==> flow/design.v (excerpt) <==
module c6502
(
    input               clock,
    input               ce,
    input               reset_n,
    output      [15:0]  address,
    input       [ 7:0]  in,
    output reg  [ 7:0]  out,
    output reg          we
);
Size: ~2200 cells after synthesis, roughly 130 flip-flops, ~36 I/O pins, ~14000 sq um of cells after synthesis.
Settings: LEC_CHECK=0, ABC_AREA=1, CAP_MARGIN=0, CORE_ASPECT_RATIO=1.37, CORE_MARGIN=2, CORE_UTILIZATION=72, CTS_CLUSTER_SIZE=10, PLACE_DENSITY=0.38, SETUP_SLACK_MARGIN=0.24, SLEW_MARGIN=20; clock period 4.23 ns.
run.sh (not shown) runs the stock make flow with config.mk's settings and CLKGATE_MAP_FILE=.
The first run did not get past global routing.
==> next run, changes <==
- ABC_AREA: 1 -> unset
- CAP_MARGIN: 0 -> 20
- CORE_ASPECT_RATIO: 1.37 -> unset
- CORE_UTILIZATION: 72 -> 40
- CTS_CLUSTER_SIZE: 10 -> unset
- PLACE_DENSITY: 0.38 -> unset
- SETUP_SLACK_MARGIN: 0.24 -> unset
- clock period: 4.23 -> 10.0 ns (I/O delays scaled with it)
With this change the flow went through all stages and came out clean.
Synthesized cell count goes down by 16%.
Area after synthesis stays flat.
Die size climbs by 78%.
==> next run, changes <==
- CORE_UTILIZATION: 40 -> 54
- CTS_CLUSTER_DIAMETER: unset -> 389
- CTS_CLUSTER_SIZE: unset -> 17
- PLACE_DENSITY: unset -> 0.37
- SETUP_SLACK_MARGIN: unset -> -0.65
- routed wire length is higher by 1.3%
- power rose by 0.42%
- die area fell by 25%
- sequential cell count is unchanged
- synthesized area is unchanged
- first-iteration DRC count rose by 10%
- cell count came out lower by 5.0%

* * *

== job 7398 ==
c6502 again, from the RTL that the note above started with.
// c6502
module c6502
(
    input               clock,
    input               ce,
    input               reset_n,
    output      [15:0]  address,
    input       [ 7:0]  in,
    output reg  [ 7:0]  out,
    output reg          we
);
assign address = cp ? ab : pc;
localparam
    LDC = 0,
    ZP  = 1,    ZPX = 2,    ZPY = 3,
    ABS = 4,    ABX = 5,    ABY = 6,    ABZ = 7,
    IX  = 8,    IX2 = 9,    IX3 = 10,
    IY  = 11,   IY2 = 12,   IY3 = 13,
    RUN = 14,   BRA = 15,
    JP1 = 16,   JP2 = 17,
    JND = 18,   TRM = 19,   POP = 20,   JSR = 21,
    RTS = 22;
localparam
    ORA = 0,    AND = 1,    EOR = 2,    ADC = 3,
    STA = 4,    LDA = 5,    CMP = 6,    SBC = 7,
    ASL = 8,    ROL = 9,    LSR = 10,   ROR = 11,
    BIT = 13,   DEC = 14,   INC = 15;
localparam
    DST_A = 0,  DST_X = 1,  DST_Y = 2,  DST_S = 3,
    SRC_D = 0,  SRC_X = 1,  SRC_Y = 2,  SRC_A = 3;
reg [ 7:0]  a, x, y, s, p;
reg         cp;
reg [ 4:0]  t;           
reg [ 2:0]  m;           
reg [15:0]  ab, pc;
reg [ 7:0]  op, w;       
reg [ 3:0]  alu;         
reg [ 1:0]  dst, src;
wire [8:0] zpx = in + x;
wire [8:0] zpy = in + y;
wire [3:0] bra = {p[1], p[0], p[6], p[7]};  
wire [7:0] sn  = s + 1;
always @(posedge clock)
if (reset_n == 1'b0) begin
    p  <= 8'b01100001;
    t  <= 1'b0;
    cp <= 1'b0;
    pc <= 16'h0000;
    a  <= 8'h80;
    x  <= 8'hFE;
    y  <= 8'hDA;
    s  <= 8'h00;
    we <= 1'b0;
end
else if (ce) begin
    we  <= 1'b0;
    case (t)
    LDC: begin
        pc  <= pc + 1;
  ...
Settings: LEC_CHECK=0, ABC_AREA=0, CAP_MARGIN=0, CORE_MARGIN=2, CORE_UTILIZATION=72, CTS_CLUSTER_DIAMETER=355, CTS_CLUSTER_SIZE=99, PLACE_DENSITY_LB_ADDON=0.01, SLEW_MARGIN=20, TNS_END_PERCENT=15; clock period 4.18 ns.
Job 7398 -> stages 100% | layout checks FAIL | setup timing
--- input diff job 7398..job 4476 ---
# job 7398
export LEC_CHECK = 0
export ABC_AREA = 0
export CAP_MARGIN = 0
export CORE_MARGIN = 2
export CORE_UTILIZATION = 72
export CTS_CLUSTER_DIAMETER = 355
export CTS_CLUSTER_SIZE = 99
export PLACE_DENSITY_LB_ADDON = 0.01
export SLEW_MARGIN = 20
export TNS_END_PERCENT = 15
create_clock -name core_clock -period 4.18 [get_ports {clock}]
# job 4476
export LEC_CHECK = 0
export ABC_AREA = 1
export CAP_MARGIN = 20
export CORE_MARGIN = 2
export CORE_UTILIZATION = 72
export CTS_CLUSTER_DIAMETER = 355
export CTS_CLUSTER_SIZE = 99
export PLACE_DENSITY_LB_ADDON = 0.01
export SLEW_MARGIN = 20
create_clock -name core_clock -period 4.18 [get_ports {clock}]
## What came out
NOTE power job 7398->job 4476 increased slightly. Job 7398 reports its dominant kind of combinational cell as AND-OR/OR-AND gates while job 4476 reports simple AND/OR/NAND/NOR gates. Between job 7398 and job 4476, the flow reports routability congestion estimate from global placement increasing slightly. Job 4476 vs job 7398: xor/xnor share of the synthesized area down. Higher count of final setup violators among job 7398 and job 4476: job 7398. The count of distinct cell types in the synthesized netlist reported for job 4476 is smaller than that of job 7398 by 9. Job 4476 ends up with lower arrival time at the worst endpoint than job 7398 does. Summary of the comparison: proportion of cell area occupied by multi-input gates is lower in job 4476, relative to job 7398. Job 4476: peak fanout along the critical path is 2 higher than what job 7398 reported. The final cell count in job 4476 was higher than what job 7398 gave. Job 4476 reached the final stage; the timing, design-rule and antenna checks on its layout passed. [flow] job 7398 | stages: complete | final checks: fail | reason: setup timing. Between job 7398 and job 4476, overall via count from detail_route is higher for job 4476, job 7398 comes in under that.
Input changes introduced in job 1697 (baseline for comparison: job 4476):
# job 4476
export LEC_CHECK = 0
export ABC_AREA = 1
export CAP_MARGIN = 20
export CORE_MARGIN = 2
export CORE_UTILIZATION = 72
export CTS_CLUSTER_DIAMETER = 355
export CTS_CLUSTER_SIZE = 99
export PLACE_DENSITY_LB_ADDON = 0.01
export SLEW_MARGIN = 20
create_clock -name core_clock -period 4.18 [get_ports {clock}]
# job 1697
export LEC_CHECK = 0
export CAP_MARGIN = 20
export CORE_MARGIN = 2
export CORE_UTILIZATION = 72
export SLEW_MARGIN = 20
create_clock -name core_clock -period 7.24 [get_ports {clock}]
- All of job 4476 and job 1697 finish clean.
- Diff job 4476..job 1697 | synthesized area | negligible
- Job 1697 vs job 4476: final period utilization down in job 1697
- There was hardly any difference in adder-cell area share of the yosys netlist between job 4476 and job 1697.
- Compared with job 4476, job 1697 shows a layout inverter count without the clock tree that is 262 lower.
- Compared with job 4476, in job 1697 final setup slack of the worst path now sits higher; cell area power density fell by 44%; combinational power shows a reduction of about 60%.

* * *

Setup of JK:
c6502 again, from the RTL that the note above started with.
==> flow/config.mk <==
export PLATFORM = sky130hd
export DESIGN_NAME = c6502
export DESIGN_NICKNAME = c6502
export VERILOG_FILES = /design/flow/design.v
export SDC_FILE = /design/flow/constraint.sdc
export NUM_CORES = 4
export LEC_CHECK = 0
export CAP_MARGIN = 0
export CELL_PAD_IN_SITES_GLOBAL_PLACEMENT = 0
export CORE_MARGIN = 2
export CORE_UTILIZATION = 72
export CTS_CLUSTER_DIAMETER = 356
export CTS_CLUSTER_SIZE = 47
export GPL_TIMING_DRIVEN = 1
export MAX_ROUTING_LAYER = met5
export PLACE_DENSITY_LB_ADDON = 0.0
export SETUP_SLACK_MARGIN = 0.23
export SLEW_MARGIN = 25
export TNS_END_PERCENT = 5
==> flow/constraint.sdc <==
create_clock -name core_clock -period 4.03 [get_ports {clock}]
set_input_delay 0.8060 -clock core_clock [delete_from_list [all_inputs] [get_ports {clock}]]
set_output_delay 0.8060 -clock core_clock [all_outputs]
set_load 0.01 [all_outputs]
Although it ran to completion, JK produced a layout that fails the final checks because of setup timing.
Relative to JK, the following input files were edited for MS:
==> flow/config.mk <==
export PLATFORM = sky130hd
export DESIGN_NAME = c6502
export DESIGN_NICKNAME = c6502
export VERILOG_FILES = /design/flow/design.v
export SDC_FILE = /design/flow/constraint.sdc
export NUM_CORES = 4
export LEC_CHECK = 0
export CAP_MARGIN = 0
export CORE_MARGIN = 2
export CORE_UTILIZATION = 72
export CTS_CLUSTER_DIAMETER = 362
export CTS_CLUSTER_SIZE = 72
export PLACE_DENSITY_LB_ADDON = 0.0
export SLEW_MARGIN = 20
==> flow/constraint.sdc <==
create_clock -name core_clock -period 6.99 [get_ports {clock}]
set_input_delay 1.3980 -clock core_clock [delete_from_list [all_inputs] [get_ports {clock}]]
set_output_delay 1.3980 -clock core_clock [all_outputs]
set_load 0.01 [all_outputs]
### Flow results
- When the final numbers for JK and MS were put side by side, the portion of total power attributed to combinational logic turned out to be greater in JK.
- MS ended up with a lower total power of the final layout than JK did.
- Diff JK -> MS: utilization after layout decreased by 8.0 points relative to the old numbers, non-clock buffer count decreased by 72% relative to the old numbers, switching share of total power increased by 1.2 points relative to the old numbers, number of nets at the end of the flow decreased by 7.9% relative to the old numbers.
- MS | stages: all done | timing, DRC, antenna: all pass
- Diff JK -> MS: global routing usage summed across all routing layers decreased 2.9 points, clock network fraction of design power increased 1.4 points.
Changes in AL relative to MS:
==> flow/config.mk <==
export PLATFORM = sky130hd
export DESIGN_NAME = c6502
export DESIGN_NICKNAME = c6502
export VERILOG_FILES = /design/flow/design.v
export SDC_FILE = /design/flow/constraint.sdc
export NUM_CORES = 4
export LEC_CHECK = 0
export CAP_MARGIN = 20
export CORE_MARGIN = 2
export CORE_UTILIZATION = 63
export SLEW_MARGIN = 20
==> flow/constraint.sdc <==
create_clock -name core_clock -period 4.49 [get_ports {clock}]
set_input_delay 0.8980 -clock core_clock [delete_from_list [all_inputs] [get_ports {clock}]]
set_output_delay 0.8980 -clock core_clock [all_outputs]
set_load 0.01 [all_outputs]
==> results <==
- Going from MS to AL, final standard cell count with taps included and fillers excluded grows by about 8%.
- AL vs. MS: cell area after layout higher, hold slack has decreased, total power now sits higher, clock skew held.
For TR, these inputs were changed with respect to AL:
-- flow/config.mk --
<<< AL, line 9
export CORE_MARGIN = 2
export CORE_UTILIZATION = 63
export SLEW_MARGIN = 20
>>> TR, line 9
export CORE_MARGIN = 2
export CORE_UTILIZATION = 54
export CTS_CLUSTER_DIAMETER = 226
export CTS_CLUSTER_SIZE = 98
export PLACE_DENSITY = 0.37
export SETUP_SLACK_MARGIN = 2.73
export SLEW_MARGIN = 20
==> flow/constraint.sdc <==
create_clock -name core_clock -period 10.0 [get_ports {clock}]
set_input_delay 2.0000 -clock core_clock [delete_from_list [all_inputs] [get_ports {clock}]]
set_output_delay 2.0000 -clock core_clock [all_outputs]
set_load 0.01 [all_outputs]
--- outcome ---
Per the comparison of TR with AL, part of the total power dissipated in sequential elements rose by 2.1 points, routed length per instance went down by 0.64 µm, final critical-path share of the clock period went down by 28 points.
Fraction of power consumed by combinational cells in TR is 4.9 points below AL.
Compare AL and TR | post-route cell area lower: TR
Row first-pass iteration count of the detailed router: TR lower / AL higher
Across both runs, post-cts repair resize count was lower for TR than for AL.
Relative to TR, the following input files were edited for PW:
==> flow/config.mk <==
export PLATFORM = sky130hd
export DESIGN_NAME = c6502
export DESIGN_NICKNAME = c6502
export VERILOG_FILES = /design/flow/design.v
export SDC_FILE = /design/flow/constraint.sdc
export NUM_CORES = 4
export LEC_CHECK = 0
export ABC_AREA = 1
export CAP_MARGIN = 20
export CORE_MARGIN = 2
export CORE_UTILIZATION = 71
export PLACE_DENSITY_LB_ADDON = 0.02
export SLEW_MARGIN = 20
export TNS_END_PERCENT = 5
==> flow/constraint.sdc <==
create_clock -name core_clock -period 4.02 [get_ports {clock}]
set_input_delay 0.8040 -clock core_clock [delete_from_list [all_inputs] [get_ports {clock}]]
set_output_delay 0.8040 -clock core_clock [all_outputs]
set_load 0.01 [all_outputs]
--- outcome ---
On PW: area after detailed placement is about 6% higher than what TR gave.
Per the comparison of PW with TR, core utilization saw an increase; switching power share of the total saw an increase.

* * *

## job 3187
c6502 again, from the RTL that the note above started with.
Settings: LEC_CHECK=0, ABC_AREA=1, CAP_MARGIN=0, CORE_MARGIN=2, CORE_UTILIZATION=71, CTS_CLUSTER_SIZE=15, PLACE_DENSITY_LB_ADDON=0.02, SETUP_SLACK_MARGIN=0.59, SLEW_MARGIN=20, TNS_END_PERCENT=5; clock period 4.02 ns.
As the logs show, job 3187 stopped at global routing after a tool error, so it never reached the end of the flow.
Changes in job 9865 relative to job 3187:
diff --git a/flow/config.mk b/flow/config.mk
--- a/flow/config.mk
+++ b/flow/config.mk
@@ -12,5 +12,5 @@
 export CTS_CLUSTER_SIZE = 15
 export PLACE_DENSITY_LB_ADDON = 0.02
-export SETUP_SLACK_MARGIN = 0.59
+export SETUP_SLACK_MARGIN = 0.57
 export SLEW_MARGIN = 20
 export TNS_END_PERCENT = 5
[summary]
Job 9865 finished every stage and its layout cleared the timing, design-rule and antenna checks.
Job 3187 -> job 9865: area of the synthesized netlist per yosys stat delta 0, exact match
Re worst setup slack after placement: job 3187 was higher than job 9865.
Diff job 3187..job 9865 | area fraction in full adders, half adders and majority gates | unchanged
Compared to job 3187, job 9865 has detailed placement HPWL 1.6% lower.
Job 9865 -> job 3187: share of flip-flops with an asynchronous set or reset after synthesis delta 0, exact match
diff inputs: job 9865 => job 6297
==> flow/config.mk <==
export PLATFORM = sky130hd
export DESIGN_NAME = c6502
export DESIGN_NICKNAME = c6502
export VERILOG_FILES = /design/flow/design.v
export SDC_FILE = /design/flow/constraint.sdc
export NUM_CORES = 4
export LEC_CHECK = 0
export CAP_MARGIN = 20
export CORE_MARGIN = 7
export CORE_UTILIZATION = 40
export SLEW_MARGIN = 20
==> flow/constraint.sdc <==
create_clock -name core_clock -period 9.91 [get_ports {clock}]
set_input_delay 1.9820 -clock core_clock [delete_from_list [all_inputs] [get_ports {clock}]]
set_output_delay 1.9820 -clock core_clock [all_outputs]
set_load 0.01 [all_outputs]
Notes after the runs:
- Sequential share of layout area: job 6297 higher than job 9865
- From job 9865 to job 6297 the numbers moved as follows: end-of-flow core utilization -42 points; clock skew ~0 delta; area added between synthesis and finish -9.2 points; final critical-path share of the clock period -24 points.
- Compared with job 9865, in job 6297 total stage count of the critical path +3; worst relative slew slack -7.3 points; synthesized cell count -342.
- sky130_fd_sc_hd__nor2_1 as the critical path's slowest cell was reported by job 9865, and sky130_fd_sc_hd__a2111oi_0 by job 6297.
[inputs] job 1274 vs job 6297
diff --git a/flow/config.mk b/flow/config.mk
--- a/flow/config.mk
+++ b/flow/config.mk
@@ -7,5 +7,9 @@
 export LEC_CHECK = 0
 export CAP_MARGIN = 20
-export CORE_MARGIN = 7
-export CORE_UTILIZATION = 40
+export CORE_MARGIN = 2
+export CORE_UTILIZATION = 72
+export CTS_CLUSTER_SIZE = 72
+export PLACE_DENSITY_LB_ADDON = 0.0
+export SETUP_SLACK_MARGIN = 2.04
 export SLEW_MARGIN = 20
+export TNS_END_PERCENT = 5
==> flow/constraint.sdc <==
create_clock -name core_clock -period 6.99 [get_ports {clock}]
set_input_delay 1.3980 -clock core_clock [delete_from_list [all_inputs] [get_ports {clock}]]
set_output_delay 1.3980 -clock core_clock [all_outputs]
set_load 0.01 [all_outputs]
Notes after the runs:
Core footprint for job 1274 is lower than for job 6297. Diff job 6297 -> job 1274: met1 track demand over resource saw an increase; worst clock skew on the final layout saw an increase; die extent in x saw a decrease; post-synthesis share of cell area spent on and-or and or-and gates saw little to no change.
Modified inputs, job 4513 compared to job 1274
==> flow/config.mk <==
export PLATFORM = sky130hd
export DESIGN_NAME = c6502
export DESIGN_NICKNAME = c6502
export VERILOG_FILES = /design/flow/design.v
export SDC_FILE = /design/flow/constraint.sdc
export NUM_CORES = 4
export LEC_CHECK = 0
export CAP_MARGIN = 20
export CORE_MARGIN = 2
export CORE_UTILIZATION = 40
export SLEW_MARGIN = 20
==> flow/constraint.sdc <==
create_clock -name core_clock -period 7.24 [get_ports {clock}]
set_input_delay 1.4480 -clock core_clock [delete_from_list [all_inputs] [get_ports {clock}]]
set_output_delay 1.4480 -clock core_clock [all_outputs]
set_load 0.01 [all_outputs]
Notes after the runs:
- Job 4513 vs. job 1274: number of signal-net buffers in the layout fell about 13%; final worst hold slack shows an increase of 0.0071 ns; core utilization -36 points; data-path buffer share of cell area in the final layout went down 0.43 points.
- Endpoint of the worst setup timing path = out[7]: job 4513; endpoint of the worst setup timing path = out[6]: job 1274
- Compared to job 1274, job 4513 shows a narrower setup margin.
Power and IR drop assume default switching activity.
